## wip/umber
Design neural_pipeline_top, start of the top module:
module neural_pipeline_top (
    input wire clk,
    input wire rst,
    input wire signed [15:0] raw_in,
    output wire signed [15:0] vel_out
);
Size: roughly 220 flip-flops, ~34 I/O pins, about 40,000 sq um of cells after synthesis.
Settings: LEC_CHECK=0, CAP_MARGIN=20, CELL_PAD_IN_SITES_DETAIL_PLACEMENT=2, CELL_PAD_IN_SITES_GLOBAL_PLACEMENT=2, CORE_ASPECT_RATIO=0.83, CORE_MARGIN=3, CORE_UTILIZATION=45, CTS_CLUSTER_DIAMETER=57, CTS_CLUSTER_SIZE=92, GPL_ROUTABILITY_DRIVEN=0, GPL_TIMING_DRIVEN=1, MAX_ROUTING_LAYER=met4, MIN_ROUTING_LAYER=met2, PLACE_DENSITY_LB_ADDON=0.12, SETUP_SLACK_MARGIN=3.37, SLEW_MARGIN=30, TNS_END_PERCENT=45; clock period 14.1 ns.
run.sh (not shown) runs the stock make flow with config.mk's settings and CLKGATE_MAP_FILE=.
wip/umber did not finish; the tool stopped in detailed placement with error DPL-0033.
[inputs] wip/pepper vs wip/umber
- removing MIN_ROUTING_LAYER (formerly met2)
- removing CORE_ASPECT_RATIO (formerly 0.83)
- removing TNS_END_PERCENT (formerly 45)
- removing GPL_TIMING_DRIVEN (formerly 1)
- removing CTS_CLUSTER_SIZE (formerly 92)
- removing CELL_PAD_IN_SITES_GLOBAL_PLACEMENT (formerly 2)
- removing CTS_CLUSTER_DIAMETER (formerly 57)
- changing SLEW_MARGIN from 30 to 20
- removing GPL_ROUTABILITY_DRIVEN (formerly 0)
- changing CORE_MARGIN from 3 to 2
- removing PLACE_DENSITY_LB_ADDON (formerly 0.12)
- removing SETUP_SLACK_MARGIN (formerly 3.37)
- changing CORE_UTILIZATION from 45 to 40
- removing MAX_ROUTING_LAYER (formerly met4)
- removing CELL_PAD_IN_SITES_DETAIL_PLACEMENT (formerly 2)
- changing the clock period (ns, I/O delays scaled along) from 14.1 to 25.0
==> results <==
wip/pepper has completed all stages; timing, DRC and antenna checks passed. As far as count of distinct cell types in the synthesized netlist goes, wip/umber and wip/pepper are indistinguishable; the numbers are identical. wip/pepper and wip/umber ended up with roughly the same aoi/oai-family share of the synthesized area. When wip/pepper is measured against wip/umber, its effective utilization at floorplan turns out 5.3 points lower. wip/pepper against wip/umber: height of the die climbed about 15%, width of the chip dropped 13 um, floorplan net count barely changed. Changes observed in wip/pepper relative to wip/umber: cell row count +17, die area +11%, area fraction in full adders, half adders and majority gates ~0 delta.

## run 1
The RTL this note starts from:
==> flow/design.v <==
`timescale 1ns / 1ps
module iir_filter (
    input wire clk,
    input wire rst,
    input wire signed [15:0] x_in,
    output reg signed [15:0] y_out
);
    localparam signed [39:0] B0 =  3947;
    localparam signed [39:0] B1 = -7894;
    localparam signed [39:0] B2 =  3947;
    localparam signed [39:0] A2 = -7891; 
    localparam signed [39:0] A3 =  3801;
    reg signed [39:0] z1;
    reg signed [39:0] z2;
    wire signed [39:0] x_ext;
    wire signed [39:0] b0_x, b1_x, b2_x;
    wire signed [39:0] a2_y, a3_y;
    wire signed [39:0] y_acc;
    assign x_ext = {{24{x_in[15]}}, x_in};
    assign b0_x = x_ext * B0;
    assign b1_x = x_ext * B1;
    assign b2_x = x_ext * B2;
    assign y_acc = b0_x + z1;
    reg signed [15:0] y_comb;
    wire signed [39:0] y_scaled = y_acc >>> 12; 
    always @(*) begin
        if (y_scaled > 32767)      
            y_comb = 32767;
        else if (y_scaled < -32768) 
            y_comb = -32768;
        else                        
            y_comb = y_scaled[15:0];
    end
    wire signed [39:0] y_comb_ext = {{24{y_comb[15]}}, y_comb};
    assign a2_y = y_comb_ext * A2;
    assign a3_y = y_comb_ext * A3;
    always @(posedge clk) begin
        if (rst) begin
            y_out <= 0;
            z1 <= 0;
            z2 <= 0;
        end else begin
            y_out <= y_comb;
            z1 <= b1_x - a2_y + z2;
            z2 <= b2_x - a3_y;
        end
    end
endmodule
`timescale 1ns / 1ps
module threshold_estimator (
    input wire clk,
    input wire rst,
    input wire signed [15:0] data_in,
    output reg signed [15:0] threshold
);
    reg signed [15:0] abs_data;
    always @(*) begin
        if (data_in == -16'd32768) abs_data = 16'd32767;
        else abs_data = (data_in < 0) ? -data_in : data_in;
    end
    localparam K = 14; 
    reg signed [31:0] accumulator;
    always @(posedge clk) begin
        if (rst) begin
            accumulator <= 0;
            threshold <= 0;
        end else begin
            accumulator <= accumulator - (accumulator >>> K) + abs_data;
            threshold <= -(((accumulator >>> K) * 45) >>> 3);
        end
    end
endmodule
`timescale 1ns / 1ps
module spike_detect (
    input wire clk,
    input wire rst,
    input wire signed [15:0] data_in,
    input wire signed [15:0] threshold,
    output reg spike_out
);
    localparam integer LOCKOUT = 20;
    localparam signed [15:0] SATURATION_NEG = -16'd30000;
    reg [4:0] timer;
    always @(posedge clk) begin
        if (rst) begin
            spike_out <= 0;
            timer <= 0;
        end else begin
            spike_out <= 0;
            if (timer > 0) begin
                timer <= timer - 1;
            end else begin
                if ((data_in < threshold) && (data_in > SATURATION_NEG)) begin
                    spike_out <= 1;
                    timer <= LOCKOUT;
                end
            end
        end
    end
endmodule
`timescale 1ns / 1ps
module velocity_decoder (
    input wire clk,
    input wire rst,
    input wire bin_strobe,  
    input wire signed [15:0] bin_count,  
    output reg signed [15:0] velocity  
);
    localparam signed [15:0] M1 = 16'd3891;  
    localparam signed [15:0] M2 = 16'd819;  
    localparam signed [15:0] MAX_VEL = 16'd20480; 
    localparam signed [15:0] MIN_VEL = -16'd20480;
    reg signed [31:0] term1;  
    reg signed [31:0] term2;  
    reg signed [31:0] sum;  
    always @(posedge clk) begin
        if (rst) begin
            velocity <= 0;
        end else if (bin_strobe) begin
            term1 = velocity * M1; 
            term2 = (bin_count * M2) <<< 12;
            sum = term1 + term2;
            if ((sum >>> 12) > MAX_VEL) 
                velocity <= MAX_VEL;
            else if ((sum >>> 12) < MIN_VEL)
                velocity <= MIN_VEL;
            else
                velocity <= sum >>> 12;
        end
    end
endmodule
`timescale 1ns / 1ps
module neural_pipeline_top (
    input wire clk,
    input wire rst,
    input wire signed [15:0] raw_in,
    output wire signed [15:0] vel_out
);
    wire signed [15:0] filt_out;
    wire spike_pulse_raw;  
    reg spike_pulse_safe;  
    wire signed [15:0] auto_threshold;
    reg [17:0] warmup_cnt; 
    always @(posedge clk) begin
        if (rst) begin
            warmup_cnt <= 0;
            spike_pulse_safe <= 0;
        end else begin
            if (warmup_cnt < 150000) 
                warmup_cnt <= warmup_cnt + 1;
            if (warmup_cnt == 150000) 
                spike_pulse_safe <= spike_pulse_raw;
            else 
                spike_pulse_safe <= 0;
        end
    end
    reg [10:0] bin_timer;
    reg bin_strobe;
    reg signed [15:0] bin_accumulator;
    reg signed [15:0] current_bin_count;
    iir_filter u_filter (
        .clk(clk),
        .rst(rst),
        .x_in(raw_in),
        .y_out(filt_out)
    );
    threshold_estimator u_thresh_gen (
        .clk(clk),
        .rst(rst),
        .data_in(filt_out),
        .threshold(auto_threshold)
    );
    spike_detect u_detect (
        .clk(clk),
        .rst(rst),
        .data_in(filt_out),
        .threshold(auto_threshold), 
        .spike_out(spike_pulse_raw) 
    );
    always @(posedge clk) begin
        if (rst) begin
            bin_timer <= 0;
            bin_accumulator <= 0;
            current_bin_count <= 0;
            bin_strobe <= 0;
        end else begin
            bin_strobe <= 0;
            if (spike_pulse_safe)
                bin_accumulator <= bin_accumulator + 1;
            if (bin_timer == 1499) begin
                bin_timer <= 0;
                current_bin_count <= bin_accumulator;
                bin_accumulator <= 0;
                bin_strobe <= 1;
            end else begin
                bin_timer <= bin_timer + 1;
                bin_strobe <= 0;
            end
        end
    end
    velocity_decoder u_decoder (
        .clk(clk),
        .rst(rst),
        .bin_strobe(bin_strobe),
        .bin_count(current_bin_count),
        .velocity(vel_out)
    );
endmodule
clock: 25.0 ns
lec_check: 0
abc_area: 1
cap_margin: 20
core_margin: 8
core_utilization: 46
cts_cluster_diameter: 91
cts_cluster_size: 100
gpl_routability_driven: 0
hold_slack_margin: 0.14
slew_margin: 20
tns_end_percent: 20
Run 1: PASS, flow complete, no timing, DRC or antenna violations
The following lists how run 2 was set up differently from run 1:
--- a/flow/config.mk
+++ b/flow/config.mk
@@ -7,6 +7,7 @@
 export LEC_CHECK = 0
-export ABC_AREA = 1
+export ABC_AREA = 0
 export CAP_MARGIN = 20
-export CORE_MARGIN = 8
-export CORE_UTILIZATION = 46
+export CORE_ASPECT_RATIO = 1.96
+export CORE_MARGIN = 7
+export CORE_UTILIZATION = 30
 export CTS_CLUSTER_DIAMETER = 91
@@ -14,3 +15,2 @@
 export GPL_ROUTABILITY_DRIVEN = 0
-export HOLD_SLACK_MARGIN = 0.14
 export SLEW_MARGIN = 20
Notes after the runs:
- Run 2 vs. run 1: number of setup violations in the final report ~0 delta, worst relative slew slack +1.9 points, via density per instance -0.27, cell area -about 1.7%.
- Run 1 has higher worst setup slack after placement than run 2.
- Synthesized cell count ends up lower on run 2.
- The signal arrival time at the worst endpoint of run 2 is higher than that of run 1.
- Per the comparison of run 2 with run 1, setup slack decreased by 2.00 ns relative to the old numbers, netlist area before placement now smaller, average detailed-routed wire length per instance climbed about 6%.
Inputs modified between run 2 and run 3:
==> flow/config.mk <==
export PLATFORM = sky130hd
export DESIGN_NAME = neural_pipeline_top
export DESIGN_NICKNAME = neural_pipeline_top
export VERILOG_FILES = /design/flow/design.v
export SDC_FILE = /design/flow/constraint.sdc
export NUM_CORES = 4
export LEC_CHECK = 0
export CAP_MARGIN = 20
export CORE_MARGIN = 2
export CORE_UTILIZATION = 12
export SLEW_MARGIN = 20
==> flow/constraint.sdc <==
create_clock -name core_clock -period 30.3 [get_ports {clk}]
set_input_delay 6.0600 -clock core_clock [delete_from_list [all_inputs] [get_ports {clk}]]
set_output_delay 6.0600 -clock core_clock [all_outputs]
set_load 0.01 [all_outputs]
==> results <==
- Delta (run 3 minus run 2): total instance count after detailed placement shows an increase of about 43%; final cell area excluding filler cells +about 8%; combinational gate area closely matched the old numbers.
- Via count: higher on run 2
- Run 3 — global routing usage summed across all routing layers 9.6 points lower, run 2 as reference
The inputs of run 4 differ from those of run 3 as listed below.
--- a/flow/config.mk
+++ b/flow/config.mk
@@ -9,3 +9,5 @@
 export CORE_MARGIN = 2
-export CORE_UTILIZATION = 12
+export CORE_UTILIZATION = 72
+export MAX_ROUTING_LAYER = met4
+export SETUP_SLACK_MARGIN = 2.68
 export SLEW_MARGIN = 20
==> flow/constraint.sdc <==
create_clock -name core_clock -period 18.7 [get_ports {clk}]
set_input_delay 3.7400 -clock core_clock [delete_from_list [all_inputs] [get_ports {clk}]]
set_output_delay 3.7400 -clock core_clock [all_outputs]
set_load 0.01 [all_outputs]
--- outcome ---
- Number of hold violations in the final report delta (run 3 -> run 4): insignificant
- Run 4 vs run 3 — placed wire-length estimate rose 2.8%.
- Sort run 3 and run 4 by number of ordinary and repair buffers in the finished layout desc -> top: run 4
- Run 4 ended up with sky130_fd_sc_hd__fa_2 as its cell at the slowest stage of the critical path; run 3 ended up with sky130_fd_sc_hd__clkdlybuf4s50_1.
- Via count of the first global-routing pass: run 4 vs run 3 up 3,020
- Sort run 3 and run 4 by signed area change from the synthesized netlist to the final layout asc -> top: run 4
- Relative to run 3, detailed-route vias per instance increased by 81% in run 4.
Inputs modified between run 4 and run 5:
--- a/flow/config.mk
+++ b/flow/config.mk
@@ -7,2 +7,3 @@
 export LEC_CHECK = 0
+export ABC_AREA = 1
 export CAP_MARGIN = 20
@@ -11,3 +12,3 @@
 export MAX_ROUTING_LAYER = met4
-export SETUP_SLACK_MARGIN = 2.68
+export PLACE_DENSITY_LB_ADDON = 0.01
 export SLEW_MARGIN = 20
==> flow/constraint.sdc <==
create_clock -name core_clock -period 16.1 [get_ports {clk}]
set_input_delay 3.2200 -clock core_clock [delete_from_list [all_inputs] [get_ports {clk}]]
set_output_delay 3.2200 -clock core_clock [all_outputs]
set_load 0.01 [all_outputs]
==> comparison <==
Run 5 completed end to end; final checks failed (negative setup slack). Row count in run 5 vs run 4: up 2.3%. Comparing run 4 with run 5, the relative area of clock buffers and inverters in the final design came out essentially unchanged. Run 5 vs run 4 — die area climbed by a few percent. Comparing run 4 and run 5, the lower flop share of the area is on run 5.
Changes in run 6 relative to run 5:
--- a/flow/config.mk
+++ b/flow/config.mk
@@ -11,4 +11,8 @@
 export CORE_UTILIZATION = 72
+export CTS_CLUSTER_DIAMETER = 190
+export GPL_ROUTABILITY_DRIVEN = 1
+export GPL_TIMING_DRIVEN = 1
 export MAX_ROUTING_LAYER = met4
 export PLACE_DENSITY_LB_ADDON = 0.01
+export SETUP_SLACK_MARGIN = 4.8
 export SLEW_MARGIN = 20
==> flow/constraint.sdc <==
create_clock -name core_clock -period 16.7 [get_ports {clk}]
set_input_delay 3.3400 -clock core_clock [delete_from_list [all_inputs] [get_ports {clk}]]
set_output_delay 3.3400 -clock core_clock [all_outputs]
set_load 0.01 [all_outputs]
### Flow results
Run 6 terminated abnormally: global routing (5_1_grt) reported GRT-0232.
The synthesized area was comparable across run 5 and run 6.
Diff run 5 -> run 6 | placement-stage cell area | down slightly
Run 6 vs. run 5: number of buffers created by CTS saw an increase, share of flip-flops with an asynchronous set or reset after synthesis saw little to no change, maximum clock insertion buffer count saw little to no change.
Of run 5 and run 6, the run reporting the higher count of instances resized after the clock tree is built was run 6.

RTL: the design.v shown in full above, as it stands there.
export LEC_CHECK = 0
export CAP_MARGIN = 30
export CORE_MARGIN = 2
export CORE_UTILIZATION = 72
export MAX_ROUTING_LAYER = met4
export SETUP_SLACK_MARGIN = -1.09
export SLEW_MARGIN = 20
create_clock -name core_clock -period 15.0 [get_ports {clk}]
The baseline completed and failed the layout checks on setup timing.
Next try:
CAP_MARGIN = 20   (was 30)
CORE_UTILIZATION = 48   (was 72)
GPL_TIMING_DRIVEN = 0   (was unset)
SETUP_SLACK_MARGIN = unset   (was -1.09)
clock period = 25.0 ns   (was 15.0 ns; I/O delays follow)
The changed run produced a clean layout.
Design area falls by about 13%.
Setup slack improves by 3.2 ns.
Synthesized area stays the same.
Register-to-register slack gains 6.8 ns.
Die size climbs by about 50%.
Final cell count decreases by 4.5%.
Next try:
CORE_UTILIZATION = 40   (was 48)
GPL_TIMING_DRIVEN = unset   (was 0)
MAX_ROUTING_LAYER = unset   (was met4)
clock period = 23.2 ns   (was 25.0 ns; I/O delays follow)
Outcome: Design area is higher by 0.42%. Setup slack improved by 0.25 ns. Non-clock buffer count went down by 33. Final cell count increases by 3.2%. Die size grows by 20%.
Next try:
ABC_AREA = 1   (was unset)
CORE_ASPECT_RATIO = 1.97   (was unset)
CORE_MARGIN = 3   (was 2)
CORE_UTILIZATION = 50   (was 40)
CTS_CLUSTER_DIAMETER = 111   (was unset)
clock period = 25.0 ns   (was 23.2 ns; I/O delays follow)
Outcome: Worst hold slack loses 0.020 ns; design area came out higher by a few percent; non-clock buffer count went down by 13.
Next try:
ABC_AREA = unset   (was 1)
CORE_ASPECT_RATIO = unset   (was 1.97)
CORE_MARGIN = 2   (was 3)
CORE_UTILIZATION = 48   (was 50)
CTS_CLUSTER_DIAMETER = unset   (was 111)
GPL_TIMING_DRIVEN = 0   (was unset)
HOLD_SLACK_MARGIN = -0.04   (was unset)
MAX_ROUTING_LAYER = met4   (was unset)
SLEW_MARGIN = 30   (was 20)
TNS_END_PERCENT = 10   (was unset)
=>
- The new run produced a clean layout
- clock-buffer cell count goes up by 9
- worst setup slack is worse by 2.4 ns
- die size goes down by 1.3%
- wire length drops by 29%
- area after synthesis drops by 3.7%
- via count came out lower by 15%

RTL: the design.v shown in full above, as it stands there.
export LEC_CHECK = 0
export ABC_AREA = 0
export CAP_MARGIN = 20
export CORE_ASPECT_RATIO = 0.5
export CORE_MARGIN = 3
export CORE_UTILIZATION = 50
export CTS_CLUSTER_DIAMETER = 111
export PLACE_DENSITY = 0.88
export SLEW_MARGIN = 20
create_clock -name core_clock -period 25.0 [get_ports {clk}]
Rerun with:
--- a/flow/config.mk
+++ b/flow/config.mk
@@ -8 +7,0 @@
-export ABC_AREA = 0
@@ -10,5 +9,2 @@
-export CORE_ASPECT_RATIO = 0.5
-export CORE_MARGIN = 3
-export CORE_UTILIZATION = 50
-export CTS_CLUSTER_DIAMETER = 111
-export PLACE_DENSITY = 0.88
+export CORE_MARGIN = 2
+export CORE_UTILIZATION = 58
==> flow/constraint.sdc (replaced) <==
create_clock -name core_clock -period 14.9 [get_ports {clk}]
set_input_delay 2.9800 -clock core_clock [delete_from_list [all_inputs] [get_ports {clk}]]
set_output_delay 2.9800 -clock core_clock [all_outputs]
set_load 0.01 [all_outputs]
What happened: Now the flow finished but failed the layout checks on negative setup slack. Via count rose by 5.3%. Cell area went up by 20%. Routed wire length increases by 9.9%.
Rerun with:
--- a/flow/config.mk
+++ b/flow/config.mk
@@ -10 +10 @@
-export CORE_UTILIZATION = 58
+export CORE_UTILIZATION = 71
==> flow/constraint.sdc (replaced) <==
create_clock -name core_clock -period 23.2 [get_ports {clk}]
set_input_delay 4.6400 -clock core_clock [delete_from_list [all_inputs] [get_ports {clk}]]
set_output_delay 4.6400 -clock core_clock [all_outputs]
set_load 0.01 [all_outputs]
Now the flow finished with timing, DRC and antenna clean.
Routed wire length shrinks by 12%.
Hold slack stays flat.
Cell area shrinks by 17%.
Cell count shrinks by 15%.
Count of clock-buffer cells in the layout grows by 1.
Setup slack is better by 2.9 ns.
Die size shrinks by 18%.
Non-clock buffer count shrinks by 734.
Critical path depth grows by 4.
Rerun with:
--- a/flow/config.mk
+++ b/flow/config.mk
@@ -10 +10,3 @@
-export CORE_UTILIZATION = 71
+export CORE_UTILIZATION = 72
+export MAX_ROUTING_LAYER = met4
+export SETUP_SLACK_MARGIN = 2.58
==> flow/constraint.sdc (replaced) <==
create_clock -name core_clock -period 18.7 [get_ports {clk}]
set_input_delay 3.7400 -clock core_clock [delete_from_list [all_inputs] [get_ports {clk}]]
set_output_delay 3.7400 -clock core_clock [all_outputs]
set_load 0.01 [all_outputs]
What happened: Setup slack gets worse by 0.11 ns. Flip-flop count stays the same. Final area climbs by 11%.
